==> design.v <==
module ExtendMUX(
	 input[23:0] in,
	 input[1:0] ImmSrc,
	 output reg[31:0] ExtImm
	 );
	integer i;
	always @ (*)
	begin
		case(ImmSrc)
		2'b00:  
		begin
			ExtImm[7:0] = in[7:0];
			for(i=8;i<32;i=i+1)
				ExtImm[i] = in[7];
		end
		2'b01: 
		begin
			ExtImm[11:0] = in[11:0];
			for(i=12;i<32;i=i+1)
				ExtImm[i] = 'b0;
		end
		2'b10:  
		begin
			ExtImm[1:0] = 2'b00;
			ExtImm[25:2] = in[23:0];
			for(i=26;i<32;i=i+1)
				ExtImm[i] = in[23];
		end
		default:
			ExtImm = 'h00000000;
		endcase
	end
endmodule
module RegisterFile(
	input clk,
	input reset,
	input we,
	input RegSrcW,
	input[1:0] RegSrc,
	input[3:0] addr1,
	input[3:0] addr2,
	input[3:0] addr3,
	input[3:0] waddr,
	input[31:0] wdata,
	input[31:0] pcin,
	output reg[31:0] data1,
	output reg[31:0] data2,
	output reg[31:0] data3,
	output[31:0] pcout
	);
	reg[31:0] registers[15:0];
	integer idx;
	assign pcout = registers[15] + 32'd4;
	always @ (negedge clk)
	begin
		if (reset)
		begin
			for(idx=0; idx<=15; idx=idx+1) begin
				registers[idx] <= 'h00000000;
			end
		end
		else
		  begin
			if(we)
					registers[waddr] <= wdata;
		    if (RegSrcW == 1'b1) registers[15] <= pcin;
			else if (waddr != 4'b1111)
			    registers[15] <= pcin;	
		end
	end
	always @ (posedge clk)
	begin
		if (reset)
		begin
			data1 <= 'h00000000;
			data2 <= 'h00000000;
		end
		else
	    begin
			if (addr1 == 15) begin
				data1 <= registers[15] +32'd8;
			end
			else begin
				if(RegSrc[0] != 1'b1)
					data1 <= registers[addr1];
				else
					data1 <= registers[15] + 32'd8;
			end
			if (addr2 == 15) begin
				data2 <= registers[15] + 32'd8;
			end
			else
			begin
					data2 <= registers[addr2];
			end
			if (addr3 == 15) begin
				data3 <= registers[15] + 32'd8;
			end
			else begin
				data3 <= registers[addr3];
			end
		end
	end
endmodule
module armreduced(
	input clk,
	input reset,
	output[31:0] pc,
	input[31:0] inst,
	input nIRQ,
	output[3:0] be,
	output[31:0] memaddr,
	output memwrite,
	output memread,
	output[31:0] writedata,
	input[31:0] readdata
	);
	wire PCSrcD, PCSrcE, PCSrcM, PCSrcW;
	wire RegWriteD, RegWriteE, RegWriteM, RegWriteW;
	wire MemtoRegD, MemtoRegE, MemtoRegM, MemtoRegW;
	wire MemWriteD, MemWriteE, MemWriteM;
	wire [3:0] ALUControlD, ALUControlE;
	wire BranchD, BranchE, BranchTakenE;
	wire ALUSrcD, ALUSrcE;
	wire FlagWriteD, FlagWriteE;
	wire [1:0] ImmSrcD;
	wire [1:0] RegSrcD;
	wire [3:0] condE;
	wire condEx;
	wire [3:0] NZCV, FlagsE;
	wire newPCSrcE, newRegWriteE, newMemWriteE;
	wire [3:0] ALUFlags;
	wire InvalidRegD, InvalidRegE;
	wire StallF, StallD;
	wire FlushD, FlushE;
	wire FlushCtrlD;
	wire [1:0] ForwardAE, ForwardBE;
	wire[31:0] PCPlus4F, PCBranch;
	wire[31:0] NextPC;
	wire [31:0] PCF;
	wire [31:0] ResultW;
	assign be = 4'b1111;
	assign PCBranch = ALUResultE;
	assign NextPC = (BranchTakenE == 1'b1) ? PCBranch : (PCSrcW == 1'b1) ? ResultW : PCPlus4F;
	RegisterWBIF _RegisterWBIF(.clk(clk), .en(~StallF), .PC(NextPC), .PCF(PCF), .reset(reset));
	wire [31:0] instF;
	wire [31:0] instD;
	assign pc = PCF;
	assign PCPlus4F = PCF + 32'd4;
	RegisterIFID _RegisterIFID(.instF(inst), .clk(clk), .clr(FlushD), .en(~StallD), .instD(instD), .reset(reset));
	wire [1:0] OpcodeD;
	wire [3:0] ReadAddr1, ReadAddr2, WriteAddr, WA3D;
	wire [31:0] ReadData1, ReadData2, ReadData3;
	assign OpcodeD = instD[27:26];
	assign ReadAddr1 = instD[19:16];
	assign ReadAddr2 = (RegSrcD[1] == 1'b0) ? instD[3:0] : instD[15:12];
	assign WA3D = instD[15:12];
	ctrlSig _ctrlSig(.op(OpcodeD), .funct(instD[25:20]), .ALUOp(ALUControlD), .ImmSrc(ImmSrcD), .RegSrc(RegSrcD),  
		.PCSrc(PCSrcD), .RegWrite(RegWriteD), .MemWrite(MemWriteD), .MemtoReg(MemtoRegD), 
		.ALUSrc(ALUSrcD), .Svalue(FlagWriteD), .Branch(BranchD), .InvalidReg(InvalidRegD));
	wire newPCSrcD;
	assign newPCSrcD = (instD[15:12] == 4'b1111 && instD[24:21] == 4'b1101) ? 1'b1 : 1'b0;
	wire[31:0] pcoutD, pcoutE, pcoutM, pcoutW;	
	RegisterFile _RegisterFile(.clk(clk), .reset(reset), .we(RegWriteW), .RegSrcW(RegSrcW), .RegSrc(RegSrcD), 
		.addr1(ReadAddr1), .addr2(ReadAddr2), .addr3(WA3D), .waddr(WA3W), .wdata(ResultW), .pcin(PCF), 
		.data1(ReadData1), .data2(ReadData2), .data3(ReadData3), .pcout(pcoutD));
    wire IsReadAddr1_ValidD; 
    wire IsReadAddr2_ValidD;  
    assign IsReadAddr1_ValidD = ((instD[25:21] == 4'b1101 && OpcodeD == 2'b00) || BranchD)?  1'b0 : 1'b1;
    assign IsReadAddr2_ValidD = ( RegSrcD[1] == 1'b0 || (OpcodeD == 2'b01 && instD[20] == 1'b1 ) || (instD[25:21] ==4'b1101 &&
    OpcodeD == 2'b00)) ? 1'b1 : 1'b0;
	wire [31:0] ExtImmD;
	ExtendMUX _ExtendMUX(.in(instD[23:0]), .ImmSrc(ImmSrcD), .ExtImm(ExtImmD));
    wire RegSrcE;
	wire [1:0] OpcodeE;
    wire [3:0] ReadAddr1E, ReadAddr2E;
    wire [31:0] ReadData1E, ReadData2E;
    wire [3:0] WA3E, newWA3E;
    wire [31:0] ExtImmE;
	RegisterIDEXE _RegisterIDEXE(.ReadAddr1D(ReadAddr1), .ReadAddr2D(ReadAddr2), .OpcodeD(OpcodeD),
		.PCSrcD(newPCSrcD), .RegWriteD(RegWriteD), .MemtoRegD(MemtoRegD), .MemWriteD(MemWriteD),
        .ALUControlD(ALUControlD),.BranchD(BranchD),.ALUSrcD(ALUSrcD),.FlagWriteD(FlagWriteD),
		.CondD(instD[31:28]),.FlagsD(NZCV), .RegSrcD(RegSrcD[0]),
		.ReadData1D(ReadData1), .ReadData2D(ReadData2), .WriteAddress3D(WA3D),
		.ExtImmD(ExtImmD), .IsReadAddr1_ValidD(IsReadAddr1_ValidD), .IsReadAddr2_ValidD(IsReadAddr2_ValidD),
		.pcoutD(pcoutD), .clk(clk), .clr(FlushE), .reset(reset), .flushCtrlSig(FlushCtrlD),
        .ReadAddr1E(ReadAddr1E), .ReadAddr2E(ReadAddr2E), .OpcodeE(OpcodeE),
		.PCSrcE(PCSrcE),.RegWriteE(RegWriteE), .MemtoRegE(MemtoRegE),.MemWriteE(MemWriteE),
		.ALUControlE(ALUControlE),.BranchE(BranchE),.ALUSrcE(ALUSrcE), .FlagWriteE(FlagWriteE),
		.condE(condE),.FlagsE(FlagsE), .RegSrcE(RegSrcE),
		.ReadData1E(ReadData1E),.ReadData2E(ReadData2E),.WriteAddress3E(WA3E),
		.ExtImmE(ExtImmE), .IsReadAddr1_ValidE(IsReadAddr1_ValidE), .IsReadAddr2_ValidE(IsReadAddr2_ValidE), .pcoutE(pcoutE)
    );
	wire [31:0] WriteDataE, ALUResultE;
    wire [31:0] SrcAE,SrcBE; 
    wire IsReadAddr1_ValidE, IsReadAddr2_ValidE;
    assign  newWA3E = (BranchTakenE) ? 4'd14 : WA3E;
    assign SrcAE = (ForwardAE == 2'b00) ? ReadData1E : (ForwardAE == 2'b01) ? ResultW : ALUOutM;
    assign WriteDataE = (ForwardBE == 2'b00) ? ReadData2E :(ForwardBE == 2'b01) ? ResultW : ALUOutM;
    assign SrcBE = (ALUSrcE == 1'b0) ? WriteDataE : ExtImmE;
    ALU32bit _ALU32bit (.SrcA(SrcAE), .SrcB(SrcBE), .ALUOp(ALUControlE), .ALUResult(ALUResultE), .ALUFlags(ALUFlags));
	conditionUnit _conditionUnit(.FlagWriteE(FlagWriteE), .condE(condE), .FlagsE(FlagsE), .ALUFlags(ALUFlags), 
		.NZCV(NZCV), .condEx(condEx));
	assign BranchTakenE = BranchE & condEx;
    assign newPCSrcE = PCSrcE & condEx;
    assign newRegWriteE = RegWriteE & condEx;
    assign newMemWriteE = MemWriteE & condEx;
	wire [3:0] WA3M;
    wire [31:0] WriteDataM;
    wire [31:0] ALUOutM;
    wire RegSrcM;
    wire BranchTakenM, BranchTakenW;
    RegisterEXEMEM _RegisterEXEMEM(
		.PCSrcE(newPCSrcE),.RegWriteE(newRegWriteE),.MemtoRegE(MemtoRegE),.MemWriteE(newMemWriteE),
        .clk(clk), .reset(reset),
		.ALUResultE(ALUResultE),.WriteDataE(WriteDataE),.WA3E(newWA3E), .RegSrcE(RegSrcE), .pcoutE(pcoutE), .BranchTakenE(BranchTakenE), 
        .PCSrcM(PCSrcM), .RegWriteM(RegWriteM), .MemtoRegM(MemtoRegM), .MemWriteM(MemWriteM), 
        .WriteDataM(WriteDataM),.ALUOutM(ALUOutM), .WA3M(WA3M), .RegSrcM(RegSrcM), .pcoutM(pcoutM), .BranchTakenM(BranchTakenM));
	assign memaddr = ALUOutM;
    assign memread = 1'b1;  
    assign memwrite = MemWriteM;
    assign writedata = WriteDataM;
	wire [31:0] ReadDataW, ALUOutW;
	wire [3:0] WA3W;
	wire RegSrcW;
	RegisterMEMWB _RegisterMEMWB(
		.clk(clk),
		.reset(reset),
		.PCSrcM(PCSrcM),
		.RegWriteM(RegWriteM),
		.MemtoRegM(MemtoRegM),
		.ALUOutM(ALUOutM),
		.ReadDataM(readdata),
		.WA3M(WA3M),
		.RegSrcM(RegSrcM),
		.pcoutM(pcoutM),
		.BranchTakenM(BranchTakenM),
		.PCSrcW(PCSrcW),
		.RegWriteW(RegWriteW),
		.MemtoRegW(MemtoRegW),
		.ReadDataW(ReadDataW),
		.ALUOutW(ALUOutW),
		.WA3W(WA3W),
		.RegSrcW(RegSrcW),
		.pcoutW(pcoutW),
		.BranchTakenW(BranchTakenW));
	assign ResultW = (BranchTakenW) ? pcoutW : (MemtoRegW == 1'b1) ? ReadDataW : ALUOutW;
	StallforControlHazard _StallforControlHazard(.newPCSrcE(newPCSrcE), .PCSrcM(PCSrcM), .PCSrcW(PCSrcW), 
	 .BranchTakenE(BranchTakenE), .FlushD(FlushD), .FlushE(FlushE));
    StallforDataHazard _StallforDataHazard(
		.ReadRegister1(ReadAddr1), .ReadRegister2(ReadAddr2),.WriteRegisterE(WA3E),
		.OpcodeE(OpcodeE), .RegWriteE(RegWriteE), .BranchTakenE(BranchTakenE),
		.StallF(StallF),.StallD(StallD),.FlushCtrlD(FlushCtrlD), .IsReadAddr1_ValidE(IsReadAddr1_ValidE),
		.WriteRegisterW(WA3W), .RegWriteW(RegWriteW));
	ForwardforDataHazard _ForwardforDataHazard(
    	.ReadAddr1E(ReadAddr1E), .ReadAddr2E(ReadAddr2E),
		.WriteAddrM(WA3M),.regWriteM(RegWriteM),
    	.WriteAddrW(WA3W), .regWriteW(RegWriteW), 
		.ForwardAE(ForwardAE), .ForwardBE(ForwardBE),
		.IsReadAddr1_ValidE(IsReadAddr1_ValidE), 
        .IsReadAddr2_ValidE(IsReadAddr2_ValidE) 
		);
endmodule
module RegisterIFID(
    input [31:0] instF,
    input clk,
    input clr,
    input en,
    input reset,
    output reg [31:0] instD
);
    always @(negedge clk) begin
        if (clr)
            instD <= 32'd0;
        else if (reset)
            instD <= 32'd0;
        else if (en)
            instD <= instF;
        else 
            instD <= instD;
    end
endmodule
module RegisterIDEXE(
    input [3:0]ReadAddr1D,
    input [3:0]ReadAddr2D,
    input [1:0]OpcodeD,
    input PCSrcD,
    input RegWriteD,
    input MemtoRegD,
    input MemWriteD,
    input [3:0] ALUControlD,
    input BranchD,
    input ALUSrcD,
    input FlagWriteD,
    input [3:0] CondD,
    input [3:0] FlagsD,
    input RegSrcD,
    input [31:0] ReadData1D,
    input [31:0] ReadData2D,
    input [3:0] WriteAddress3D,
    input [31:0] ExtImmD,
    input flushCtrlSig,
    input InvalidRegD,
    input IsReadAddr1_ValidD,
    input IsReadAddr2_ValidD,
    input [31:0]pcoutD,
    input clk,
    input clr,
    input reset,
    output reg [3:0] ReadAddr1E,
    output reg [3:0] ReadAddr2E,
    output reg [1:0] OpcodeE,
    output reg PCSrcE,
    output reg RegWriteE,
    output reg MemtoRegE,
    output reg MemWriteE,
    output reg [3:0] ALUControlE,
    output reg BranchE,
    output reg ALUSrcE,
    output reg FlagWriteE,
    output reg [3:0] condE,
    output reg [3:0] FlagsE,
    output reg RegSrcE,
    output reg [31:0] ReadData1E,
    output reg [31:0] ReadData2E,
    output reg [3:0] WriteAddress3E,
    output reg [31:0] ExtImmE,
    output reg InvalidRegE,
    output reg IsReadAddr1_ValidE,
    output reg IsReadAddr2_ValidE,
    output reg [31:0] pcoutE
);
    always @(negedge clk) begin
        if (clr) begin
            ReadAddr1E <= 4'b0;
            ReadAddr2E <= 4'b0;
            OpcodeE <= 2'b0;
            PCSrcE <= 1'b0;
            RegWriteE <= 1'b0;
            MemtoRegE <= 1'b0;
            MemWriteE <= 1'b0;
            ALUControlE <= 4'b0000;
            BranchE <= 1'b0;
            ALUSrcE <= 1'b0;
            FlagWriteE <= 1'b0;
            condE <= 4'b0;
            RegSrcE <= 1'b0;
            ReadData1E <= 32'b0;
            ReadData2E <= 32'b0;
            WriteAddress3E <= 4'b0;
            ExtImmE <= 32'b0;
            InvalidRegE <= 1'b0;
            IsReadAddr1_ValidE <= 1'b0; 
            IsReadAddr2_ValidE <= 1'b0;
            pcoutE <= 32'b0;
            FlagsE <= 4'b0000;
        end
        else if (reset) begin
            ReadAddr1E <= 4'b0;
            ReadAddr2E <= 4'b0;
            OpcodeE <= 2'b0;
            PCSrcE <= 1'b0;
            RegWriteE <= 1'b0;
            MemtoRegE <= 1'b0;
            MemWriteE <= 1'b0;
            ALUControlE <= 4'b0000;
            BranchE <= 1'b0;
            ALUSrcE <= 1'b0;
            FlagWriteE <= 1'b0;
            condE <= 4'b0;
            RegSrcE <= 1'b0;
            FlagsE <= 4'b0;
            ReadData1E <= 32'b0;
            ReadData2E <= 32'b0;
            WriteAddress3E <= 4'b0;
            ExtImmE <= 32'b0;
            InvalidRegE <= 1'b0;
            IsReadAddr1_ValidE <= 1'b0; 
            IsReadAddr2_ValidE <= 1'b0;
            pcoutE <= 32'b0;
            FlagsE <= 4'b0000;
		end
        else begin
            if (flushCtrlSig == 1'b1) begin
                PCSrcE <= 1'b0;
                RegWriteE <= 1'b0;
                MemtoRegE <= 1'b0;
                MemWriteE <= 1'b0;
                ALUControlE <= 4'b0000;
                BranchE <= 1'b0;
                ALUSrcE <= 1'b0;
                FlagWriteE <= 1'b0;
                condE <= 4'b0;     
                RegSrcE <= 1'b0;
                InvalidRegE <= 1'b0;   
                IsReadAddr1_ValidE <= 1'b0; 
                IsReadAddr2_ValidE <= 1'b0;
            end
            else begin
                PCSrcE <= PCSrcD;
                RegWriteE <= RegWriteD;
                MemtoRegE <= MemtoRegD;
                MemWriteE <= MemWriteD;
                ALUControlE <= ALUControlD;
                BranchE <= BranchD;
                ALUSrcE <= ALUSrcD;
                FlagWriteE <= FlagWriteD;
                condE <= CondD;
                RegSrcE <= RegSrcD;
                InvalidRegE <= InvalidRegD;
                IsReadAddr1_ValidE <= IsReadAddr1_ValidD; 
                IsReadAddr2_ValidE <= IsReadAddr2_ValidD; 
            end
            ReadAddr1E <= ReadAddr1D;
            ReadAddr2E <= ReadAddr2D;
            OpcodeE <= OpcodeD;
            ReadData1E <= ReadData1D;
            ReadData2E <= ReadData2D;
            WriteAddress3E <= WriteAddress3D;
            ExtImmE <= ExtImmD;
            pcoutE <= pcoutD;
            FlagsE <= FlagsD;
        end
    end
endmodule
module RegisterEXEMEM(
   input PCSrcE,
   input RegWriteE,
   input MemtoRegE,
   input MemWriteE,
   input clk,
   input reset,
   input [31:0] ALUResultE,
   input [31:0] WriteDataE,
   input [3:0] WA3E,
   input RegSrcE,
   input [31:0]pcoutE,
   input BranchTakenE,
   output reg PCSrcM,
   output reg RegWriteM,
   output reg MemtoRegM,
   output reg MemWriteM,
   output reg [3:0] WA3M,
   output reg [31:0] WriteDataM,
   output reg [31:0] ALUOutM,
   output reg RegSrcM,
   output reg [31:0]pcoutM,
   output reg BranchTakenM
   );
   always @ (negedge clk) begin
      if (reset) begin
            PCSrcM <= 1'b0;
            RegWriteM <= 1'b0;
            MemtoRegM <= 1'b0;
            MemWriteM <= 1'b0;
            WA3M <= 4'b0;
            ALUOutM <= 32'b0;
            WriteDataM <= 32'b0;
            RegSrcM <= 1'b0;
            pcoutM <= 32'b0;
            BranchTakenM <= 1'b0;
      end
      else
            PCSrcM <= PCSrcE;
            RegWriteM <= RegWriteE;
            MemtoRegM <= MemtoRegE;
            MemWriteM <= MemWriteE;
            WA3M <= WA3E;
            ALUOutM <= ALUResultE;
            WriteDataM <= WriteDataE;
            RegSrcM <= RegSrcE;
            pcoutM <= pcoutE;
            BranchTakenM <= BranchTakenE;
      end
endmodule
module RegisterMEMWB(
   input clk,
   input reset,
   input PCSrcM,
   input RegWriteM,
   input MemtoRegM,
   input [31:0] ALUOutM,
   input [31:0] ReadDataM,
   input [3:0] WA3M,
   input RegSrcM,
   input [31:0]pcoutM,
   input BranchTakenM,
   output reg PCSrcW,
   output reg RegWriteW,
   output reg MemtoRegW,
   output reg [31:0]ReadDataW,
   output reg [31:0] ALUOutW,
   output reg [3:0] WA3W,
   output reg RegSrcW,
   output reg [31:0]pcoutW,
   output reg BranchTakenW
);
 always @ (negedge clk) begin
      if (reset) begin
            PCSrcW <= 1'b0;
            RegWriteW <= 1'b0;
            MemtoRegW <= 1'b0;
            ReadDataW <= 32'b0;
            ALUOutW <= 32'b0;
            WA3W <= 4'b0;
            RegSrcW <= 1'b0;
            pcoutW <= 32'b0;
            BranchTakenW <= 1'b0;
      end
      else
           PCSrcW <= PCSrcM;
           RegWriteW <= RegWriteM;
           MemtoRegW <= MemtoRegM;
           ReadDataW <= ReadDataM;
           ALUOutW <= ALUOutM;
           WA3W <= WA3M;
           RegSrcW <= RegSrcM;
           pcoutW <= pcoutM;
           BranchTakenW <= BranchTakenM;
      end
endmodule
module RegisterWBIF(
    input clk,
    input en,
    input [31:0] PC,
    input reset,
    output reg [31:0] PCF
);
    always @(negedge clk) begin
		if (reset)
			PCF <= 'h00000000;
        else if (en)
            PCF <= PC;
        else
            PCF <= PCF;
    end
endmodule
module StallforControlHazard(
    input newPCSrcE,
    input PCSrcM,
    input PCSrcW,
    input BranchTakenE,
    output reg FlushD,
    output reg FlushE
);
  always @(*) begin
    if (BranchTakenE == 1'b1) begin
       FlushD = 1'b1;
       FlushE = 1'b1;
    end
    else if (newPCSrcE == 1'b1 || PCSrcM == 1'b1 || PCSrcW == 1'b1) begin
       FlushD = 1'b1;
       FlushE = 1'b1;
    end
    else begin
       FlushD = 1'b0;
       FlushE = 1'b0;
    end
  end
endmodule
module StallforDataHazard(
    input [3:0] ReadRegister1,
    input [3:0] ReadRegister2,
    input [3:0] WriteRegisterE,
    input [3:0] WriteRegisterW,
    input [1:0] OpcodeE,
    input RegWriteE,
    input RegWriteW,
    input BranchTakenE,
    input IsReadAddr1_ValidE,
    output reg StallF,
    output reg StallD,
    output reg FlushCtrlD
);
    always @(*) begin
        if (RegWriteE == 1'b1 && OpcodeE == 2'b01 && (WriteRegisterE == ReadRegister1 || WriteRegisterE == ReadRegister2
    )) begin  
                StallF = 1;  
                StallD = 1;
                FlushCtrlD = 1;
          end
        else if (BranchTakenE == 1'b0 && RegWriteW == 1'b1 && (WriteRegisterW == ReadRegister1 || WriteRegisterW == ReadRegister2))
           begin StallF = 1; StallD = 1; FlushCtrlD = 1;
           end
        else begin
            StallF = 0;
            StallD = 0;
            FlushCtrlD = 0;
        end
    end
endmodule
module ForwardforDataHazard(
    input [3:0] ReadAddr1E,
    input [3:0] ReadAddr2E,
    input InvalidRegE,  
    input [3:0] WriteAddrM,
    input regWriteM,
    input [3:0] WriteAddrW,
    input regWriteW,
    input IsReadAddr1_ValidE, 
    input IsReadAddr2_ValidE, 
    output reg [1:0] ForwardAE,
    output reg [1:0] ForwardBE
);
    wire match1EM;
    wire match1EW;
    wire match2EM;
    wire match2EW;
    assign match1EM = (ReadAddr1E == WriteAddrM) ? 1'b1 : 1'b0;
    assign match1EW = (ReadAddr1E == WriteAddrW) ? 1'b1 : 1'b0;
    assign match2EM = (ReadAddr2E == WriteAddrM) ? 1'b1 : 1'b0;
    assign match2EW = (ReadAddr2E == WriteAddrW) ? 1'b1 : 1'b0;
    always @(*) begin
        begin
            if (match1EM && regWriteM)
                ForwardAE = 2'b10;
            else if (match1EW && regWriteW)
                ForwardAE = 2'b01;
            else
                ForwardAE = 2'b00;
        end
        begin
            if (match2EM && regWriteM)
                ForwardBE = 2'b10;
            else if (match2EW && regWriteW)
                ForwardBE = 2'b01;
            else
                ForwardBE = 2'b00;
        end
    end
endmodule
module ctrlSig(
	input [1:0] op,
	input [5:0] funct,
	output reg [3:0] ALUOp,
	output reg [1:0] ImmSrc,
	output reg [1:0] RegSrc,
	output reg PCSrc,
	output reg RegWrite,
	output reg MemWrite,
	output reg MemtoReg,
	output reg ALUSrc,
	output reg Svalue,
	output reg Branch,
	output reg InvalidReg
	);
	wire [3:0] cmd = funct[4:1];
	wire cmpOnly = (cmd[3:2] == 2'b10);
	always @ (*)
	begin
		ALUOp = 4'b0100;
		ImmSrc = 2'b00;
		RegSrc = 2'b00;
		PCSrc = 1'b0;
		RegWrite = 1'b0;
		MemWrite = 1'b0;
		MemtoReg = 1'b0;
		ALUSrc = 1'b0;
		Svalue = 1'b0;
		Branch = 1'b0;
		InvalidReg = 1'b0;
		case(op)
		2'b00:  
		begin
			ALUOp = cmd;
			ImmSrc = 2'b00;
			ALUSrc = funct[5];
			RegWrite = ~cmpOnly;
			Svalue = funct[0] | cmpOnly;
		end
		2'b01:  
		begin
			ALUOp = funct[3] ? 4'b0100 : 4'b0010;
			ImmSrc = 2'b01;
			ALUSrc = 1'b1;
			RegWrite = funct[0];
			MemtoReg = funct[0];
			MemWrite = ~funct[0];
			RegSrc = {~funct[0], 1'b0};
		end
		2'b10:  
		begin
			ALUOp = 4'b0100;
			ImmSrc = 2'b10;
			ALUSrc = 1'b1;
			RegSrc = 2'b01;
			Branch = 1'b1;
			RegWrite = funct[4];
		end
		default: ;
		endcase
	end
endmodule
module ALU32bit(
	input [31:0] SrcA,
	input [31:0] SrcB,
	input [3:0] ALUOp,
	output reg [31:0] ALUResult,
	output [3:0] ALUFlags
	);
	reg [32:0] sum;
	reg arith;
	reg [31:0] opA, opB;
	always @ (*)
	begin
		arith = 1'b0;
		opA = SrcA;
		opB = SrcB;
		sum = 33'd0;
		case(ALUOp)
		4'b0000, 4'b1000: ALUResult = SrcA & SrcB;        
		4'b0001, 4'b1001: ALUResult = SrcA ^ SrcB;        
		4'b0010, 4'b0110, 4'b1010:                        
		begin
			arith = 1'b1;
			opB = ~SrcB;
			sum = {1'b0, SrcA} + {1'b0, ~SrcB} + 33'd1;
			ALUResult = sum[31:0];
		end
		4'b0011, 4'b0111:                                 
		begin
			arith = 1'b1;
			opA = SrcB;
			opB = ~SrcA;
			sum = {1'b0, SrcB} + {1'b0, ~SrcA} + 33'd1;
			ALUResult = sum[31:0];
		end
		4'b0100, 4'b0101, 4'b1011:                        
		begin
			arith = 1'b1;
			sum = {1'b0, SrcA} + {1'b0, SrcB};
			ALUResult = sum[31:0];
		end
		4'b1100: ALUResult = SrcA | SrcB;                 
		4'b1101: ALUResult = SrcB;                        
		4'b1110: ALUResult = SrcA & ~SrcB;                
		default: ALUResult = ~SrcB;                       
		endcase
	end
	assign ALUFlags[3] = ALUResult[31];
	assign ALUFlags[2] = (ALUResult == 32'd0);
	assign ALUFlags[1] = arith & sum[32];
	assign ALUFlags[0] = arith & (opA[31] == opB[31]) & (ALUResult[31] != opA[31]);
endmodule
module conditionUnit(
	input FlagWriteE,
	input [3:0] condE,
	input [3:0] FlagsE,
	input [3:0] ALUFlags,
	output [3:0] NZCV,
	output reg condEx
	);
	wire N = FlagsE[3];
	wire Z = FlagsE[2];
	wire C = FlagsE[1];
	wire V = FlagsE[0];
	always @ (*)
	begin
		case(condE)
		4'b0000: condEx = Z;                  
		4'b0001: condEx = ~Z;                 
		4'b0010: condEx = C;                  
		4'b0011: condEx = ~C;                 
		4'b0100: condEx = N;                  
		4'b0101: condEx = ~N;                 
		4'b0110: condEx = V;                  
		4'b0111: condEx = ~V;                 
		4'b1000: condEx = C & ~Z;             
		4'b1001: condEx = ~C | Z;             
		4'b1010: condEx = (N == V);           
		4'b1011: condEx = (N != V);           
		4'b1100: condEx = ~Z & (N == V);      
		4'b1101: condEx = Z | (N != V);       
		default: condEx = 1'b1;               
		endcase
	end
	assign NZCV = (FlagWriteE & condEx) ? ALUFlags : FlagsE;
endmodule
==> run.sh <==
#!/bin/bash
# the make line also repeats each setting of config.mk as NAME=value (left out here)
make -C /OpenROAD-flow-scripts/flow DESIGN_CONFIG=/design/flow/config.mk WORK_HOME=/design/flow/orfs CLKGATE_MAP_FILE= finish
==> config.mk <==
export PLATFORM = sky130hd
export DESIGN_NAME = armreduced
export DESIGN_NICKNAME = armreduced
export VERILOG_FILES = /design/flow/design.v
export SDC_FILE = /design/flow/constraint.sdc
export NUM_CORES = 4
export LEC_CHECK = 0
export CAP_MARGIN = 20
export CORE_MARGIN = 2
export CORE_UTILIZATION = 59
export SETUP_SLACK_MARGIN = 2.43
export SLEW_MARGIN = 20
==> constraint.sdc <==
create_clock -name core_clock -period 9.4 [get_ports {clk}]
set_input_delay 1.8800 -clock core_clock [delete_from_list [all_inputs] [get_ports {clk}]]
set_output_delay 1.8800 -clock core_clock [all_outputs]
set_load 0.01 [all_outputs]
==> PnR_summary.wiki, run 1 <==
== Run summary ==
{| class="wikitable"
! Metric !! Value
|-
| Outcome || stopped before the end
|-
| Stage at which the flow ended || 5_1_grt
|-
| First reported error || [ERROR GRT-0116] Global routing finished with congestion. Check the congestion regions in the DRC Viewer.
|-
| Number of hold buffers added after cts || 0
|-
| Top-area cell type share of the netlist area || 0.290
|-
| Die width || 304 um
|-
| Number of port buffers || 162
|-
| Main synth FF type || sky130_fd_sc_hd__edfxtp_1
|-
| Cell accounting for the most synthesized area || sky130_fd_sc_hd__edfxtp_1
|-
| Starting Density || 0.598
|-
| Mux area share || 0.0956
|-
| H-tree level count || 3
|-
| Synthesis Warnings || 13
|-
| Root Buffer || sky130_fd_sc_hd__clkbuf_16
|-
| Synth cell count leaders || sky130_fd_sc_hd__nor2_1 (794), sky130_fd_sc_hd__nand2_1 (793), sky130_fd_sc_hd__edfxtp_1 (512)
|-
| Total number of clock tree sinks || 1010
|-
| Clock Tree Buf Depth || 3
|-
| I/O pin cnt || 169
|-
| Number of enable-type register cells in the synthesized netlist || 512
|-
| Yosys Chip Area || 53100 um^2
|-
| Sequential-to-total area share from yosys stat || 0.478
|-
| Synth cell types || 112
|-
| Most common cell in the synthesized netlist || sky130_fd_sc_hd__nor2_1
|-
| Cell Area, Synth || 53100 um^2
|-
| Number of cells in Yosys stat || 5502
|-
| Area fraction in xor and xnor cells || 0.0211
|-
| Proportion of register bits with asynchronous set or reset after synthesis || 0
|-
| Adder-cell share of the synthesized area || 0.0353
|-
| Flip-flop and latch count after synthesis || 1010
|-
| Area of the core || 88800 um^2
|-
| Site row count || 109
|-
| Complex-gate fraction of the synthesized area || 0.141
|-
| Area of the die || 92300 um^2
|-
| Post-synthesis share of cell area spent on and, or, nand and nor gates || 0.185
|-
| Instance count of the mapped netlist || 5502
|-
| Total GRT Usage || 0.907
|-
| Overflow left after global routing || 656
|-
| Number of buffers created by CTS || 106
|-
| Half-perimeter wire length after detailed placement || 131000 um
|-
| Mean area per synthesized cell || 9.64 um^2
|-
| Leading cell types by total area after synthesis || sky130_fd_sc_hd__edfxtp_1 (29%), sky130_fd_sc_hd__dfxtp_1 (19%), sky130_fd_sc_hd__mux4_2 (7.4%), sky130_fd_sc_hd__nor2_1 (5.6%), sky130_fd_sc_hd__nand2_1 (5.6%)
|-
| Placement Setup Slack || 0.842 ns
|-
| Die y size || 304 um
|-
| Dominant combinational family || simple AND/OR/NAND/NOR gates
|-
| Final weighted congestion of routability-driven global placement || 1.01
|}
routing by layer:
| layer | overflow | GRT usage |
|---|---|---|
| met1 | 60 | 0.895 |
| met2 | 294 | 0.980 |
| met3 | 50 | 0.855 |
| met4 | 242 | 0.902 |
| met5 | 10 | 0.734 |
per-stage QoR:
stage	cell area [um^2]	instances	util
3_5_place_dp	56400	6542	0.635
2_1_floorplan	54700	5506	-
3_3_place_gp	56400	6542	0.635
4_1_cts	74700	8167	0.841
timing repair:
item	CTS
endpoints found under the setup margin	1400
pin swaps	124
buffers inserted	350
gates cloned	136
resized	1556
==> inputs of run 2 (changes only) <==
Settings changed: CORE_MARGIN 2 to 3, CORE_UTILIZATION 59 to 18, PLACE_DENSITY_LB_ADDON set to 0.17, SETUP_SLACK_MARGIN 2.43 to unset.
Clock period 9.4 ns to 21.4 ns, I/O delays scaled along.
==> run 2 against run 1 <==
Compared with the run above: now clean on timing, DRC and antenna; synthesized cell count did not move; area after synthesis did not move; die area went up to 3.3 times the previous value.
==> PnR_summary.wiki, run 2 <==
== Metrics ==
{| class="wikitable"
! Metric !! Value
|-
| Outcome || timing/DRC/antenna clean (was stopped before the end)
|-
| I/O pin cnt || 169 (unchanged)
|-
| Crit start category || input pin
|-
| Overflow left after global routing || 0
|-
| Number of vias per cell after detailed routing || 4.53
|-
| Crit Reg-Reg Startpoint || _RegisterIFID.instD[27]$_SDFFE_NP0N_
|-
| Peak per-stage delay on the critical path || 0.82 ns
|-
| Cells traversed along the worst timing path || buf_4 > nor2b_1 > nor3b_1 > nand2_2 > nand2b_2 > buf_4
|-
| Total sequential power || 0.00229 W
|-
| Starting Density || 0.182 (was 0.598)
|-
| Combinational fraction of design power || 0.229
|-
| Die y size || 549 um (was 304 um)
|-
| Power consumed by the clock network || 0.00301 W
|-
| Setup TNS || 0 ns
|-
| Reg clk slew, reported paths || 0.03 ns
|-
| IR drop worst, VDD || 0.0626 mV
|-
| Vias in the first global route || 47541
|-
| Worst-case hold slack || 0.303 ns
|-
| Cell Area, Synth || 53100 um^2 (unchanged)
|-
| Post-route antenna net violation count || 0
|-
| Cell-internal power || 0.00425 W
|-
| Top cell family by delay on the critical path || simple AND/OR/NAND/NOR gates
|-
| Yosys Chip Area || 53100 um^2 (unchanged)
|-
| Post-CTS setup buffer count || 0 (was 350)
|-
| Drt total wl || 253000 um
|-
| Max layer used || met4
|-
| Clock Power Share || 0.438
|-
| Worst setup skew after layout || 0.0654 ns
|-
| Starting DRC count in detailed routing || 4046
|-
| Final-stage net count || 6676
|-
| Final Hold Vio Count || 0
|-
| Number of hold buffers added after cts || 0 (unchanged)
|-
| Synth cell count leaders || sky130_fd_sc_hd__nor2_1 (794), sky130_fd_sc_hd__nand2_1 (793), sky130_fd_sc_hd__edfxtp_1 (512) (unchanged)
|-
| Final weighted congestion of routability-driven global placement || 0.901 (was 1.01)
|-
| Post-route met1 wirelength || 114000 um
|-
| Total GRT Usage || 0.163
|-
| Top power consumer group || clock
|-
| Average routed wire per standard cell || 24.2 um
|-
| Required @ worst endpoint || 11.11 ns
|-
| Total number of clock tree sinks || 1010 (unchanged)
|-
| Flip-flop and latch count after synthesis || 1010 (unchanged)
|-
| Mean area per synthesized cell || 9.64 um^2 (unchanged)
|-
| Number of failing setup endpoints in the final timing report || 0
|-
| Kind of end point of the critical path || flip-flop
|-
| Area fraction in xor and xnor cells || 0.0211 (unchanged)
|-
| Worst Hold Depth || 0
|-
| Number of antenna violations at the first check in global routing || 23
|-
| Leakage power summed over all cells || 27.4 nW
|-
| Maximum net fanout on the critical path || 33
|-
| Number of cells in Yosys stat || 5502 (unchanged)
|-
| Reg2Reg Depth || 16
|-
| Cell accounting for the most synthesized area || sky130_fd_sc_hd__edfxtp_1 (unchanged)
|-
| Area growth from synthesis to final layout || 27.0%
|-
| Number of buffers created by CTS || 134 (was 106)
|-
| Crit path max-delay cell type || sky130_fd_sc_hd__nand2_2
|-
| Half-perimeter wire length after detailed placement || 178000 um (was 131000 um)
|-
| Count of cell instances traversed by the critical path || 6
|-
| Relative max-transition margin || 0.195
|-
| Clock Tree Buf Depth || 3 (unchanged)
|-
| Main synth FF type || sky130_fd_sc_hd__edfxtp_1 (unchanged)
|-
| Maximum number of pins on one net before global-route repair || 123
|-
| Slack of the worst reg-to-reg path || 5.37 ns
|-
| Clock insertion delay at the later pin of the skew report || 0.80 ns
|-
| Leading cell types by total area after synthesis || sky130_fd_sc_hd__edfxtp_1 (29%), sky130_fd_sc_hd__dfxtp_1 (19%), sky130_fd_sc_hd__mux4_2 (7.4%), sky130_fd_sc_hd__nor2_1 (5.6%), sky130_fd_sc_hd__nand2_1 (5.6%) (unchanged)
|-
| Root Buffer || sky130_fd_sc_hd__clkbuf_16 (unchanged)
|-
| Min-delay src || _RegisterIDEXE.pcoutE[18]$_SDFF_NP0_
|-
| Transition time at the pin with the least slew margin || 1.19 ns
|-
| Synthesis Warnings || 13 (unchanged)
|-
| Die width || 549 um (was 304 um)
|-
| Top-area cell type share of the netlist area || 0.290 (unchanged)
|-
| Type of the most critical hold path || reg -> reg
|-
| Total net switching power || 0.00262 W
|-
| CP arrival || 7.45 ns
|-
| CTS tree || built
|-
| Worst setup path endpoint || _RegisterFile.registers[8][22]$_SDFFCE_NN0P_
|-
| Dominant combinational family || simple AND/OR/NAND/NOR gates (unchanged)
|-
| Switching fraction of total power || 0.382
|-
| Number of enable-type register cells in the synthesized netlist || 512 (unchanged)
|-
| Portion of total power attributed to sequential cells || 0.333
|-
| Most common cell in the synthesized netlist || sky130_fd_sc_hd__nor2_1 (unchanged)
|-
| Mux area share || 0.0956 (unchanged)
|-
| Area of the die || 301000 um^2 (was 92300 um^2)
|-
| Crit. Startpoint || reset
|-
| DRC Markers || 0
|-
| Area of the core || 292000 um^2 (was 88800 um^2)
|-
| Number of max-slew violations in the final report || 0
|-
| Total number of warnings across the stage logs || 1091
|-
| Setup repair after global routing missed its margin || false
|-
| Overall via count from detail_route || 47477
|-
| Hold endpoint || _RegisterEXEMEM.pcoutM[18]$_DFF_N_
|-
| Adder-cell share of the synthesized area || 0.0353 (unchanged)
|-
| Detailed-routed wire length on met2 || 116000 um
|-
| Instance count of the mapped netlist || 5502 (unchanged)
|-
| Path type of the worst setup path || in -> reg
|-
| H-tree level count || 4 (was 3)
|-
| CP dominant cell by count || sky130_fd_sc_hd__buf_4
|-
| Final-layout fill cell count || 31922
|-
| Wire length of the first global-routing pass || 355000 um
|-
| Synth cell types || 112 (unchanged)
|-
| Power per Cell Area || 102 nW/um^2
|-
| Power of the combinational group || 0.00158 W
|-
| Sequential-to-total area share from yosys stat || 0.478 (unchanged)
|-
| Number of resized instances in the post-cts repair step || 0 (was 1556)
|-
| First-pass iteration count of the detailed router || 5
|-
| Worst reg2reg path endpoint || _RegisterFile.data2[19]$_SDFF_PP0_
|-
| Critical path buffers and inverters || 2
|-
| Number of port buffers || 162 (unchanged)
|-
| Proportion of register bits with asynchronous set or reset after synthesis || 0 (unchanged)
|-
| Complex-gate fraction of the synthesized area || 0.141 (unchanged)
|-
| Post-synthesis share of cell area spent on and, or, nand and nor gates || 0.185 (unchanged)
|-
| Site row count || 198 (was 109)
|-
| Count of maximum capacitance violations || 0
|-
| Routed wire length on met3 || 15100 um
|}
[run 2: layout make-up]
cell class,count,area (um^2),share of cell area
tap,3900,4880,0.0724
clock inverter,1040,4510,0.0669
timing repair buffer,317,2850,0.0422
sequential,1010,25400,0.376
clock buffer,149,3570,0.0530
inverter,141,532,0.00789
multi-input combinational,3911,25700,0.381
antenna,8,20.0,0.000297
[run 2: stage by stage]
stage	cell area [um^2]	instances	setup slack (ns)	util	total power [W]
2_1_floorplan	53100	5506	4.34	-	0.00335
3_3_place_gp	59300	9280	2.79	0.203	0.00414
3_5_place_dp	59300	9280	2.85	0.203	0.00413
4_1_cts	67400	10468	3.65	0.231	0.00699
5_1_grt	67400	10469	3.43	0.231	0.00731
6_report	67400	10476	3.67	0.231	0.00687
[run 2: routing by layer]
| metal | track usage | up-vias |
|---|---|---|
| met5 | 0 | - |
| met4 | 0.0647 | 0 |
| met3 | 0.0344 | 305 |
| met2 | 0.256 | 1804 |
| met1 | 0.218 | 23679 |
| li1 | - | 21689 |
==> inputs of run 3 (changes only) <==
Settings changed: CELL_PAD_IN_SITES_DETAIL_PLACEMENT set to 0, CELL_PAD_IN_SITES_GLOBAL_PLACEMENT set to 0, CORE_ASPECT_RATIO set to 1.62, CORE_MARGIN 3 to 2, CORE_UTILIZATION 18 to 70, CTS_CLUSTER_DIAMETER set to 291, CTS_CLUSTER_SIZE set to 33, PLACE_DENSITY_LB_ADDON 0.17 to 0.04, SETUP_SLACK_MARGIN set to 1.71, SLEW_MARGIN 20 to 30.
Clock period 21.4 ns to 9.56 ns, I/O delays scaled along.
==> run 3 against run 2 <==
Compared with the run above: the flow now stops in 5_1_grt; area after synthesis stayed put; die area down 74%; synthesized cell count is the same.
==> PnR_summary.wiki, run 3 <==
== Run summary ==
{| class="wikitable"
! Metric !! Value
|-
| Most common cell in the synthesized netlist || sky130_fd_sc_hd__nor2_1 (unchanged)
|-
| Area fraction in xor and xnor cells || 0.0211 (unchanged)
|-
| Site row count || 128 (was 198)
|-
| Final weighted congestion of routability-driven global placement || 1.06 (was 0.901)
|-
| Half-perimeter wire length after detailed placement || 138000 um (was 178000 um)
|-
| Total GRT Usage || 0.911
|-
| DP Cell Count || 6350 (was 9280)
|-
| Synth cell types || 112 (unchanged)
|-
| Root Buffer || sky130_fd_sc_hd__clkbuf_16 (unchanged)
|-
| Outcome || stopped before the end (was timing/DRC/antenna clean)
|-
| Complex-gate fraction of the synthesized area || 0.141 (unchanged)
|-
| Total number of clock tree sinks || 1010 (unchanged)
|-
| Dominant combinational family || simple AND/OR/NAND/NOR gates (unchanged)
|-
| Area of the die || 78100 um^2 (was 301000 um^2)
|-
| H-tree level count || 2 (was 4)
|-
| Top-area cell type share of the netlist area || 0.290 (unchanged)
|-
| Clock Tree Buf Depth || 3 (unchanged)
|-
| Die width || 220 um (was 549 um)
|-
| First reported error || [ERROR GRT-0232] Routing congestion too high. Check the congestion heatmap in the GUI.
|-
| Synth cell count leaders || sky130_fd_sc_hd__nor2_1 (794), sky130_fd_sc_hd__nand2_1 (793), sky130_fd_sc_hd__edfxtp_1 (512) (unchanged)
|-
| Instance count of the mapped netlist || 5502 (unchanged)
|-
| Proportion of register bits with asynchronous set or reset after synthesis || 0 (unchanged)
|-
| Yosys Chip Area || 53100 um^2 (unchanged)
|-
| Sequential-to-total area share from yosys stat || 0.478 (unchanged)
|-
| Number of port buffers || 162 (unchanged)
|-
| Overflow left after global routing || 1023
|-
| Number of enable-type register cells in the synthesized netlist || 512 (unchanged)
|-
| Mux area share || 0.0956 (unchanged)
|-
| Adder-cell share of the synthesized area || 0.0353 (unchanged)
|-
| Number of buffers created by CTS || 36 (was 134)
|-
| Mean area per synthesized cell || 9.64 um^2 (unchanged)
|-
| Area of the core || 75100 um^2 (was 292000 um^2)
|-
| Main synth FF type || sky130_fd_sc_hd__edfxtp_1 (unchanged)
|-
| Cell accounting for the most synthesized area || sky130_fd_sc_hd__edfxtp_1 (unchanged)
|-
| Flip-flop and latch count after synthesis || 1010 (unchanged)
|-
| I/O pin cnt || 169 (unchanged)
|-
| Synthesis Warnings || 13 (unchanged)
|-
| Starting Density || 0.706 (was 0.182)
|-
| Cell Area, Synth || 53100 um^2 (unchanged)
|-
| Stage at which the flow ended || 5_1_grt
|-
| Die y size || 354 um (was 549 um)
|-
| Leading cell types by total area after synthesis || sky130_fd_sc_hd__edfxtp_1 (29%), sky130_fd_sc_hd__dfxtp_1 (19%), sky130_fd_sc_hd__mux4_2 (7.4%), sky130_fd_sc_hd__nor2_1 (5.6%), sky130_fd_sc_hd__nand2_1 (5.6%) (unchanged)
|-
| Post-synthesis share of cell area spent on and, or, nand and nor gates || 0.185 (unchanged)
|-
| Number of cells in Yosys stat || 5502 (unchanged)
|}
==> run 3: layer usage <==
metal  track usage  overflow
met1         0.896        49
met4         0.950       413
met3         0.839        73
met5         0.631        10
met2         0.988       478
==> run 3: stage by stage <==
| step | worst slack, ns | area (um^2) | util |
|---|---|---|---|
| after floorplan | 1.52 | 53300 | - |
| after global placement | 0.488 | 55800 | 0.743 |
| after detailed placement | 0.437 | 55800 | 0.743 |
| after CTS | 1.56 | 61700 | 0.821 |
==> run 3: what timing repair did <==
item                                    4_1_cts
gates resized                               657
hold buffers                                  0
setup buffers                                81
endpoints found under the setup margin      330
pin swaps                                    10
cloned                                        8
==> inputs of run 4 (changes only) <==
Settings changed: ABC_AREA set to 1, CELL_PAD_IN_SITES_DETAIL_PLACEMENT 0 to unset, CELL_PAD_IN_SITES_GLOBAL_PLACEMENT 0 to unset, CORE_ASPECT_RATIO 1.62 to unset, CORE_UTILIZATION 70 to 65, CTS_CLUSTER_DIAMETER 291 to 384, CTS_CLUSTER_SIZE 33 to 100, PLACE_DENSITY set to 0.43, PLACE_DENSITY_LB_ADDON 0.04 to unset, SETUP_SLACK_MARGIN 1.71 to 2.23, SLEW_MARGIN 30 to 20.
==> run 4 against run 3 <==
Compared with the run above: the flow again stops in 5_1_grt; area after synthesis is 4.7% higher; synthesized cell count is 31% higher; die area is 12% higher.
==> PnR_summary.wiki, run 4 <==
== Run summary ==
{| class="wikitable"
! Metric !! Value
|-
| Dominant combinational family || simple AND/OR/NAND/NOR gates (unchanged)
|-
| Yosys Chip Area || 55600 um^2 (was 53100 um^2)
|-
| Post-synthesis share of cell area spent on and, or, nand and nor gates || 0.231 (was 0.185)
|-
| Clock Tree Buf Depth || 3 (unchanged)
|-
| Flip-flop and latch count after synthesis || 1010 (unchanged)
|-
| Synth cell count leaders || sky130_fd_sc_hd__nor2_1 (1176), sky130_fd_sc_hd__nand2_1 (1143), sky130_fd_sc_hd__inv_1 (788) (was sky130_fd_sc_hd__nor2_1 (794), sky130_fd_sc_hd__nand2_1 (793), sky130_fd_sc_hd__edfxtp_1 (512))
|-
| Starting Density || 0.654 (was 0.706)
|-
| Half-perimeter wire length after detailed placement || 158000 um (was 138000 um)
|-
| I/O pin cnt || 169 (unchanged)
|-
| Total number of clock tree sinks || 1010 (unchanged)
|-
| Synth cell types || 76 (was 112)
|-
| Total GRT Usage || 0.872
|-
| Final weighted congestion of routability-driven global placement || 1.09 (was 1.06)
|-
| Area of the die || 87800 um^2 (was 78100 um^2)
|-
| Area fraction in xor and xnor cells || 0.0107 (was 0.0211)
|-
| Synthesis Warnings || 13 (unchanged)
|-
| First reported error || [ERROR GRT-0232] Routing congestion too high. Check the congestion heatmap in the GUI. (unchanged)
|-
| Mean area per synthesized cell || 7.69 um^2 (was 9.64 um^2)
|-
| Root Buffer || sky130_fd_sc_hd__clkbuf_16 (unchanged)
|-
| Die y size || 296 um (was 354 um)
|-
| Number of buffers created by CTS || 14 (was 36)
|-
| Number of port buffers || 162 (unchanged)
|-
| Most common cell in the synthesized netlist || sky130_fd_sc_hd__nor2_1 (unchanged)
|-
| Complex-gate fraction of the synthesized area || 0.175 (was 0.141)
|-
| Instance count of the mapped netlist || 7222 (was 5502)
|-
| Number of cells in Yosys stat || 7222 (was 5502)
|-
| Sequential-to-total area share from yosys stat || 0.456 (was 0.478)
|-
| Leading cell types by total area after synthesis || sky130_fd_sc_hd__edfxtp_1 (28%), sky130_fd_sc_hd__dfxtp_1 (18%), sky130_fd_sc_hd__nor2_1 (7.9%), sky130_fd_sc_hd__nand2_1 (7.7%), sky130_fd_sc_hd__o21ai_0 (6.6%) (was sky130_fd_sc_hd__edfxtp_1 (29%), sky130_fd_sc_hd__dfxtp_1 (19%), sky130_fd_sc_hd__mux4_2 (7.4%), sky130_fd_sc_hd__nor2_1 (5.6%), sky130_fd_sc_hd__nand2_1 (5.6%))
|-
| H-tree level count || 1 (was 2)
|-
| Number of enable-type register cells in the synthesized netlist || 512 (unchanged)
|-
| Die width || 296 um (was 220 um)
|-
| Cell Area, Synth || 55600 um^2 (was 53100 um^2)
|-
| Top-area cell type share of the netlist area || 0.277 (was 0.290)
|-
| Cell accounting for the most synthesized area || sky130_fd_sc_hd__edfxtp_1 (unchanged)
|-
| Area of the core || 84900 um^2 (was 75100 um^2)
|-
| Stage at which the flow ended || 5_1_grt (unchanged)
|-
| Number of hold buffers added after cts || 0 (unchanged)
|-
| Mux area share || 0 (was 0.0956)
|-
| Main synth FF type || sky130_fd_sc_hd__edfxtp_1 (unchanged)
|-
| Site row count || 107 (was 128)
|-
| Outcome || stopped before the end (unchanged)
|-
| Proportion of register bits with asynchronous set or reset after synthesis || 0 (unchanged)
|-
| Adder-cell share of the synthesized area || 0.0337 (was 0.0353)
|-
| Overflow left after global routing || 929
|}
[run 4: routing by layer]
layer | GRT overflow | track usage
met4 | 313 | 0.857
met3 | 116 | 0.792
met5 | 20 | 0.658
met2 | 416 | 0.964
met1 | 64 | 0.871
[run 4: per-stage QoR]
stage	instances	util	area (um^2)	worst slack [ns]	hold WS (ns)
4_1_cts	9342	0.771	65500	1.57	0.304
3_5_place_dp	8174	0.682	57900	0.823	0.312
3_3_place_gp	8174	0.682	57900	0.822	0.310
2_1_floorplan	7226	-	56300	1.48	0.310
[run 4: repair_timing]
| item | in CTS |
|---|---|
| endpoints found under the setup margin | 1245 |
| gates cloned | 56 |
| pin swaps | 38 |
| resized | 815 |
| hold endpoints to repair | 0 |
| setup buffers | 145 |
==> inputs of run 5 (changes only) <==
Settings changed: ABC_AREA 1 to unset, PLACE_DENSITY 0.43 to 0.36, TNS_END_PERCENT set to 40.
==> run 5 against run 4 <==
Compared with the run above: the run again fails in 5_1_grt; area after synthesis is 4.5% lower; synthesized cell count fell by 24%; die area is 4.4% lower.
==> PnR_summary.wiki, run 5 <==
== Run summary ==
{| class="wikitable"
! Metric !! Value
|-
| Outcome || stopped before the end (unchanged)
|-
| Stage at which the flow ended || 5_1_grt (unchanged)
|-
| First reported error || [ERROR GRT-0232] Routing congestion too high. Check the congestion heatmap in the GUI. (unchanged)
|-
| Post-synthesis share of cell area spent on and, or, nand and nor gates || 0.185 (was 0.231)
|-
| Area of the die || 83900 um^2 (was 87800 um^2)
|-
| Synthesis Warnings || 13 (unchanged)
|-
| Adder-cell share of the synthesized area || 0.0353 (was 0.0337)
|-
| DP Cell Count || 6420 (was 8174)
|-
| Complex-gate fraction of the synthesized area || 0.141 (was 0.175)
|-
| Number of buffers created by CTS || 14 (unchanged)
|-
| Flip-flop and latch count after synthesis || 1010 (unchanged)
|-
| Area fraction in xor and xnor cells || 0.0211 (was 0.0107)
|-
| Final weighted congestion of routability-driven global placement || 1.08 (was 1.09)
|-
| I/O pin cnt || 169 (unchanged)
|-
| Synth cell count leaders || sky130_fd_sc_hd__nor2_1 (794), sky130_fd_sc_hd__nand2_1 (793), sky130_fd_sc_hd__edfxtp_1 (512) (was sky130_fd_sc_hd__nor2_1 (1176), sky130_fd_sc_hd__nand2_1 (1143), sky130_fd_sc_hd__inv_1 (788))
|-
| Leading cell types by total area after synthesis || sky130_fd_sc_hd__edfxtp_1 (29%), sky130_fd_sc_hd__dfxtp_1 (19%), sky130_fd_sc_hd__mux4_2 (7.4%), sky130_fd_sc_hd__nor2_1 (5.6%), sky130_fd_sc_hd__nand2_1 (5.6%) (was sky130_fd_sc_hd__edfxtp_1 (28%), sky130_fd_sc_hd__dfxtp_1 (18%), sky130_fd_sc_hd__nor2_1 (7.9%), sky130_fd_sc_hd__nand2_1 (7.7%), sky130_fd_sc_hd__o21ai_0 (6.6%))
|-
| Number of hold buffers added after cts || 0 (unchanged)
|-
| Total GRT Usage || 0.781
|-
| Half-perimeter wire length after detailed placement || 129000 um (was 158000 um)
|-
| Mean area per synthesized cell || 9.64 um^2 (was 7.69 um^2)
|-
| Dominant combinational family || simple AND/OR/NAND/NOR gates (unchanged)
|-
| Number of port buffers || 162 (unchanged)
|-
| Die y size || 290 um (was 296 um)
|-
| Mux area share || 0.0956 (was 0)
|-
| Cell Area, Synth || 53100 um^2 (was 55600 um^2)
|-
| Die width || 290 um (was 296 um)
|-
| Site row count || 104 (was 107)
|-
| Starting Density || 0.658 (was 0.654)
|-
| Most common cell in the synthesized netlist || sky130_fd_sc_hd__nor2_1 (unchanged)
|-
| Top-area cell type share of the netlist area || 0.290 (was 0.277)
|-
| Overflow left after global routing || 27
|-
| Area of the core || 80700 um^2 (was 84900 um^2)
|-
| Clock Tree Buf Depth || 3 (unchanged)
|-
| Cell accounting for the most synthesized area || sky130_fd_sc_hd__edfxtp_1 (unchanged)
|-
| Instance count of the mapped netlist || 5502 (was 7222)
|-
| Root Buffer || sky130_fd_sc_hd__clkbuf_16 (unchanged)
|-
| Number of cells in Yosys stat || 5502 (was 7222)
|-
| Total number of clock tree sinks || 1010 (unchanged)
|-
| Yosys Chip Area || 53100 um^2 (was 55600 um^2)
|-
| H-tree level count || 1 (unchanged)
|-
| Main synth FF type || sky130_fd_sc_hd__edfxtp_1 (unchanged)
|-
| Synth cell types || 112 (was 76)
|-
| Standard cell area after detailed placement || 55800 um^2 (was 57900 um^2)
|-
| Number of enable-type register cells in the synthesized netlist || 512 (unchanged)
|-
| Sequential-to-total area share from yosys stat || 0.478 (was 0.456)
|-
| Proportion of register bits with asynchronous set or reset after synthesis || 0 (unchanged)
|}
## run 5: metal layers
metal	overflow	track usage
met5	1	0.445
met2	0	0.910
met4	18	0.755
met1	0	0.776
met3	8	0.679
## run 5: metrics by stage
step,worst slack [ns],hold slack [ns]
detailed placement,0.404,0.312
global placement,0.390,0.310
CTS,1.49,0.276
floorplan,1.52,0.310
## run 5: timing repair
item                       4_1_cts
setup endpoints to repair     1300
setup buffers                  221
gates resized                  923
pin swaps                      134
gates cloned                    66
==> inputs of run 6 (changes only) <==
Settings changed: CORE_UTILIZATION 65 to 70, CTS_CLUSTER_DIAMETER 384 to 370, CTS_CLUSTER_SIZE 100 to 35, PLACE_DENSITY 0.36 to unset, SETUP_SLACK_MARGIN 2.23 to 1.07, TNS_END_PERCENT 40 to unset.
Clock period 9.56 ns to 9.4 ns, I/O delays scaled along.
==> run 6 against run 5 <==
Compared with the run above: the flow again stops in 5_1_grt; synthesized cell count unchanged; die area is 7.0% lower; area after synthesis is the same.
==> PnR_summary.wiki, run 6 <==
== Run summary ==
{| class="wikitable"
! Metric !! Value
|-
| Synthesis Warnings || 13 (unchanged)
|-
| First reported error || [ERROR GRT-0232] Routing congestion too high. Check the congestion heatmap in the GUI. (unchanged)
|-
| Dominant combinational family || simple AND/OR/NAND/NOR gates (unchanged)
|-
| Total number of clock tree sinks || 1010 (unchanged)
|-
| Final weighted congestion of routability-driven global placement || 1.07 (was 1.08)
|-
| Number of port buffers || 162 (unchanged)
|-
| Area of the die || 78000 um^2 (was 83900 um^2)
|-
| Number of enable-type register cells in the synthesized netlist || 512 (unchanged)
|-
| Complex-gate fraction of the synthesized area || 0.141 (unchanged)
|-
| Flip-flop and latch count after synthesis || 1010 (unchanged)
|-
| Adder-cell share of the synthesized area || 0.0353 (unchanged)
|-
| Half-perimeter wire length after detailed placement || 135000 um (was 129000 um)
|-
| Outcome || stopped before the end (unchanged)
|-
| Synth cell types || 112 (unchanged)
|-
| Main synth FF type || sky130_fd_sc_hd__edfxtp_1 (unchanged)
|-
| DP Cell Count || 6377 (was 6420)
|-
| Number of buffers created by CTS || 34 (was 14)
|-
| Sequential-to-total area share from yosys stat || 0.478 (unchanged)
|-
| Most common cell in the synthesized netlist || sky130_fd_sc_hd__nor2_1 (unchanged)
|-
| Yosys Chip Area || 53100 um^2 (unchanged)
|-
| Area fraction in xor and xnor cells || 0.0211 (unchanged)
|-
| I/O pin cnt || 169 (unchanged)
|-
| Cell accounting for the most synthesized area || sky130_fd_sc_hd__edfxtp_1 (unchanged)
|-
| H-tree level count || 2 (was 1)
|-
| Site row count || 100 (was 104)
|-
| Proportion of register bits with asynchronous set or reset after synthesis || 0 (unchanged)
|-
| Stage at which the flow ended || 5_1_grt (unchanged)
|-
| Mux area share || 0.0956 (unchanged)
|-
| Number of cells in Yosys stat || 5502 (unchanged)
|-
| Top-area cell type share of the netlist area || 0.290 (unchanged)
|-
| Leading cell types by total area after synthesis || sky130_fd_sc_hd__edfxtp_1 (29%), sky130_fd_sc_hd__dfxtp_1 (19%), sky130_fd_sc_hd__mux4_2 (7.4%), sky130_fd_sc_hd__nor2_1 (5.6%), sky130_fd_sc_hd__nand2_1 (5.6%) (unchanged)
|-
| Die width || 279 um (was 290 um)
|-
| Synth cell count leaders || sky130_fd_sc_hd__nor2_1 (794), sky130_fd_sc_hd__nand2_1 (793), sky130_fd_sc_hd__edfxtp_1 (512) (unchanged)
|-
| Total GRT Usage || 0.914
|-
| Root Buffer || sky130_fd_sc_hd__clkbuf_16 (unchanged)
|-
| Clock Tree Buf Depth || 3 (unchanged)
|-
| Starting Density || 0.710 (was 0.658)
|-
| Die y size || 279 um (was 290 um)
|-
| Area of the core || 74700 um^2 (was 80700 um^2)
|-
| Instance count of the mapped netlist || 5502 (unchanged)
|-
| Post-synthesis share of cell area spent on and, or, nand and nor gates || 0.185 (unchanged)
|-
| Cell Area, Synth || 53100 um^2 (unchanged)
|-
| Overflow left after global routing || 1046
|-
| Mean area per synthesized cell || 9.64 um^2 (unchanged)
|-
| Standard cell area after detailed placement || 56000 um^2 (was 55800 um^2)
|}
## run 6: metal layers
layer	overflow	global-route usage
met1	111	0.898
met2	440	0.987
met3	133	0.857
met4	340	0.922
met5	22	0.757
## run 6: metrics by stage
step           power (W)  setup WS [ns]  hold WS, ns
2_1_floorplan    0.00763           1.08        0.310
3_3_place_gp     0.00891          0.696        0.310
3_5_place_dp     0.00896          0.582        0.312
4_1_cts           0.0124           1.07        0.271
## run 6: what timing repair did
item / CTS
hold buffers: 0
endpoints found under the setup margin: 68
cloned: 4
pin swaps: 1
setup buffers: 8
gates resized: 59
endpoints found under the hold margin: 0
==> inputs of run 7 (changes only) <==
Settings changed: CORE_UTILIZATION 70 to 65, CTS_CLUSTER_DIAMETER 370 to unset, CTS_CLUSTER_SIZE 35 to 43, SETUP_SLACK_MARGIN 1.07 to 1.76.
Clock period 9.4 ns to 9.41 ns, I/O delays scaled along.
==> run 7 against run 6 <==
Compared with the run above: the flow again stops in 5_1_grt; area after synthesis stayed put; synthesized cell count unchanged; die area rose by 7.6%.
==> PnR_summary.wiki, run 7 <==
== Run summary ==
{| class="wikitable"
! Metric !! Value
|-
| Outcome || stopped before the end (unchanged)
|-
| Stage at which the flow ended || 5_1_grt (unchanged)
|-
| First reported error || [ERROR GRT-0232] Routing congestion too high. Check the congestion heatmap in the GUI. (unchanged)
|-
| Yosys Chip Area || 53100 um^2 (unchanged)
|-
| Number of buffers created by CTS || 105 (was 34)
|-
| Area of the core || 80700 um^2 (was 74700 um^2)
|-
| Post-synthesis share of cell area spent on and, or, nand and nor gates || 0.185 (unchanged)
|-
| Number of hold buffers added after cts || 0 (unchanged)
|-
| Root Buffer || sky130_fd_sc_hd__clkbuf_16 (unchanged)
|-
| Flip-flop and latch count after synthesis || 1010 (unchanged)
|-
| Leading cell types by total area after synthesis || sky130_fd_sc_hd__edfxtp_1 (29%), sky130_fd_sc_hd__dfxtp_1 (19%), sky130_fd_sc_hd__mux4_2 (7.4%), sky130_fd_sc_hd__nor2_1 (5.6%), sky130_fd_sc_hd__nand2_1 (5.6%) (unchanged)
|-
| I/O pin cnt || 169 (unchanged)
|-
| Die width || 290 um (was 279 um)
|-
| Synth cell count leaders || sky130_fd_sc_hd__nor2_1 (794), sky130_fd_sc_hd__nand2_1 (793), sky130_fd_sc_hd__edfxtp_1 (512) (unchanged)
|-
| Proportion of register bits with asynchronous set or reset after synthesis || 0 (unchanged)
|-
| Number of enable-type register cells in the synthesized netlist || 512 (unchanged)
|-
| Number of cells in Yosys stat || 5502 (unchanged)
|-
| Final weighted congestion of routability-driven global placement || 1.01 (was 1.07)
|-
| Cell accounting for the most synthesized area || sky130_fd_sc_hd__edfxtp_1 (unchanged)
|-
| Site row count || 104 (was 100)
|-
| Area of the die || 83900 um^2 (was 78000 um^2)
|-
| Half-perimeter wire length after detailed placement || 134000 um (was 135000 um)
|-
| Synth cell types || 112 (unchanged)
|-
| H-tree level count || 3 (was 2)
|-
| Adder-cell share of the synthesized area || 0.0353 (unchanged)
|-
| Total GRT Usage || 0.801
|-
| Complex-gate fraction of the synthesized area || 0.141 (unchanged)
|-
| Area fraction in xor and xnor cells || 0.0211 (unchanged)
|-
| Clock Tree Buf Depth || 3 (unchanged)
|-
| Instance count of the mapped netlist || 5502 (unchanged)
|-
| Die y size || 290 um (was 279 um)
|-
| Cell Area, Synth || 53100 um^2 (unchanged)
|-
| Total number of clock tree sinks || 1010 (unchanged)
|-
| Starting Density || 0.658 (was 0.710)
|-
| Number of port buffers || 162 (unchanged)
|-
| Dominant combinational family || simple AND/OR/NAND/NOR gates (unchanged)
|-
| Mean area per synthesized cell || 9.64 um^2 (unchanged)
|-
| Mux area share || 0.0956 (unchanged)
|-
| Overflow left after global routing || 180
|-
| Top-area cell type share of the netlist area || 0.290 (unchanged)
|-
| DP Cell Count || 6419 (was 6377)
|-
| Main synth FF type || sky130_fd_sc_hd__edfxtp_1 (unchanged)
|-
| Sequential-to-total area share from yosys stat || 0.478 (unchanged)
|-
| Synthesis Warnings || 13 (unchanged)
|-
| Most common cell in the synthesized netlist || sky130_fd_sc_hd__nor2_1 (unchanged)
|}
==> run 7: repair_timing <==
action,4_1_cts
pin swaps,18
setup buffers,93
resized,700
cloned,20
setup endpoints to repair,671
==> run 7: through the flow <==
stage	worst slack [ns]	cell area [um^2]
after CTS	1.57	64900
after floorplan	1.47	53500
after global placement	0.458	55700
after detailed placement	0.447	55700
==> run 7: metal layers <==
layer / GRT overflow / global-route usage
met2: 89 / 0.930
met1: 4 / 0.790
met5: 2 / 0.462
met3: 6 / 0.683
met4: 79 / 0.816
Power is estimated from default activity; no workload was simulated.
